## UT_TOP
module UT_TOP (
    clk, rst_n, in_valid, in_time,
    out_valid, out_display, out_day
);
==> flow/config.mk <==
export PLATFORM = sky130hd
export DESIGN_NAME = UT_TOP
export DESIGN_NICKNAME = UT_TOP
export VERILOG_FILES = /design/flow/design.v
export SDC_FILE = /design/flow/constraint.sdc
export NUM_CORES = 4
export LEC_CHECK = 0
export CAP_MARGIN = 20
export CORE_ASPECT_RATIO = 1.15
export CORE_MARGIN = 2
export CORE_UTILIZATION = 18
export CTS_CLUSTER_DIAMETER = 168
export GPL_ROUTABILITY_DRIVEN = 1
export PLACE_DENSITY_LB_ADDON = 0.28
export SETUP_SLACK_MARGIN = -2.0
export SLEW_MARGIN = 20
export TNS_END_PERCENT = 50
==> flow/constraint.sdc <==
create_clock -name core_clock -period 21.0 [get_ports {clk}]
set_input_delay 4.2000 -clock core_clock [delete_from_list [all_inputs] [get_ports {clk}]]
set_output_delay 4.2000 -clock core_clock [all_outputs]
set_load 0.01 [all_outputs]
run.sh (not shown) runs the stock make flow with config.mk's settings and CLKGATE_MAP_FILE=.
Next try:
Settings changed: CORE_ASPECT_RATIO 1.15 to unset, CORE_UTILIZATION 18 to 61, CTS_CLUSTER_DIAMETER 168 to unset, GPL_ROUTABILITY_DRIVEN 1 to unset, PLACE_DENSITY_LB_ADDON 0.28 to unset, SETUP_SLACK_MARGIN -2.0 to 3.98, TNS_END_PERCENT 50 to unset.
Clock period 21.0 ns to 14.7 ns, I/O delays scaled along.
The new run completed without violations.
Hold slack hardly moves.
Via count goes up by 4.7%.
Final area goes down by 3.1%.
Next try:
Settings changed: ABC_AREA set to 1, CELL_PAD_IN_SITES_GLOBAL_PLACEMENT set to 0, CORE_UTILIZATION 61 to 55, GPL_ROUTABILITY_DRIVEN set to 1, GPL_TIMING_DRIVEN set to 1, MAX_ROUTING_LAYER set to met4, MIN_ROUTING_LAYER set to met1, PLACE_DENSITY set to 0.48, SETUP_SLACK_MARGIN 3.98 to unset.
Clock period 14.7 ns to 20.0 ns, I/O delays scaled along.
=> The new run produced a clean layout; setup slack gets better by 3.3 ns; critical path depth came out higher by 39; routed wire length came out higher by 8.8%; final cell count came out higher by 9.3%; core utilization came out lower by 7.7 points.
Next try:
Settings changed: CAP_MARGIN 20 to 5, CELL_PAD_IN_SITES_GLOBAL_PLACEMENT 0 to unset, CORE_ASPECT_RATIO set to 1.15, CORE_UTILIZATION 55 to 71, CTS_CLUSTER_DIAMETER set to 260, CTS_CLUSTER_SIZE set to 17, GPL_TIMING_DRIVEN 1 to unset, MAX_ROUTING_LAYER met4 to unset, MIN_ROUTING_LAYER met1 to unset, PLACE_DENSITY 0.48 to unset, PLACE_DENSITY_LB_ADDON set to 0.28, SETUP_SLACK_MARGIN set to -2.0, TNS_END_PERCENT set to 50.
Clock period 20.0 ns to 10.4 ns, I/O delays scaled along.
The changed run never finished: it broke off in 5_1_grt, error GRT-0232.
Area after synthesis does not change.
Die size fell by 22%.
Synthesized cell count stays the same.
Next try:
Settings changed: ABC_AREA 1 to unset, CAP_MARGIN 5 to 20, CORE_ASPECT_RATIO 1.15 to unset, CORE_UTILIZATION 71 to 66, CTS_CLUSTER_DIAMETER 260 to unset, CTS_CLUSTER_SIZE 17 to unset, GPL_ROUTABILITY_DRIVEN 1 to unset, PLACE_DENSITY_LB_ADDON 0.28 to unset, SETUP_SLACK_MARGIN -2.0 to 3.51, TNS_END_PERCENT 50 to unset.
Clock period 10.4 ns to 13.9 ns, I/O delays scaled along.
The changed run finished with setup timing left.
Area after synthesis rises by a few percent.
Synthesized cell count falls by a few percent.
Die area rises by roughly a tenth.

* * *

UT_TOP again, from the RTL that the note above started with.
Design UT_TOP, start of the top module:
module UT_TOP (
    clk, rst_n, in_valid, in_time,
    out_valid, out_display, out_day
);
==> flow/config.mk <==
export PLATFORM = sky130hd
export DESIGN_NAME = UT_TOP
export DESIGN_NICKNAME = UT_TOP
export VERILOG_FILES = /design/flow/design.v
export SDC_FILE = /design/flow/constraint.sdc
export NUM_CORES = 4
export LEC_CHECK = 0
export CAP_MARGIN = 20
export CORE_ASPECT_RATIO = 0.57
export CORE_MARGIN = 2
export CORE_UTILIZATION = 40
export CTS_CLUSTER_DIAMETER = 392
export SLEW_MARGIN = 20
export TNS_END_PERCENT = 10
==> flow/constraint.sdc <==
create_clock -name core_clock -period 20.0 [get_ports {clk}]
set_input_delay 4.0000 -clock core_clock [delete_from_list [all_inputs] [get_ports {clk}]]
set_output_delay 4.0000 -clock core_clock [all_outputs]
set_load 0.01 [all_outputs]
Edit:
==> flow/config.mk (replaced) <==
export PLATFORM = sky130hd
export DESIGN_NAME = UT_TOP
export DESIGN_NICKNAME = UT_TOP
export VERILOG_FILES = /design/flow/design.v
export SDC_FILE = /design/flow/constraint.sdc
export NUM_CORES = 4
export LEC_CHECK = 0
export CAP_MARGIN = 15
export CORE_MARGIN = 2
export CORE_UTILIZATION = 72
export MAX_ROUTING_LAYER = met4
export SETUP_SLACK_MARGIN = -0.83
export SLEW_MARGIN = 20
==> flow/constraint.sdc (replaced) <==
create_clock -name core_clock -period 11.8 [get_ports {clk}]
set_input_delay 2.3600 -clock core_clock [delete_from_list [all_inputs] [get_ports {clk}]]
set_output_delay 2.3600 -clock core_clock [all_outputs]
set_load 0.01 [all_outputs]
After rerunning: Now the flow finished with negative setup slack left; wire length came out lower by 11%; sequential cell count is unchanged; via count rises by 8.0%.
Edit:
==> flow/config.mk (replaced) <==
export PLATFORM = sky130hd
export DESIGN_NAME = UT_TOP
export DESIGN_NICKNAME = UT_TOP
export VERILOG_FILES = /design/flow/design.v
export SDC_FILE = /design/flow/constraint.sdc
export NUM_CORES = 4
export LEC_CHECK = 0
export CAP_MARGIN = 20
export CORE_MARGIN = 2
export CORE_UTILIZATION = 65
export PLACE_DENSITY_LB_ADDON = 0.0
export SETUP_SLACK_MARGIN = 3.81
export SLEW_MARGIN = 40
==> flow/constraint.sdc (replaced) <==
create_clock -name core_clock -period 14.5 [get_ports {clk}]
set_input_delay 2.9000 -clock core_clock [delete_from_list [all_inputs] [get_ports {clk}]]
set_output_delay 2.9000 -clock core_clock [all_outputs]
set_load 0.01 [all_outputs]
Effect: The changed run ran to the end with no violations; utilization falls by 8.6 points; global-route usage falls by 8.3 points; critical path depth falls by 6; routed wire length falls by a few percent.
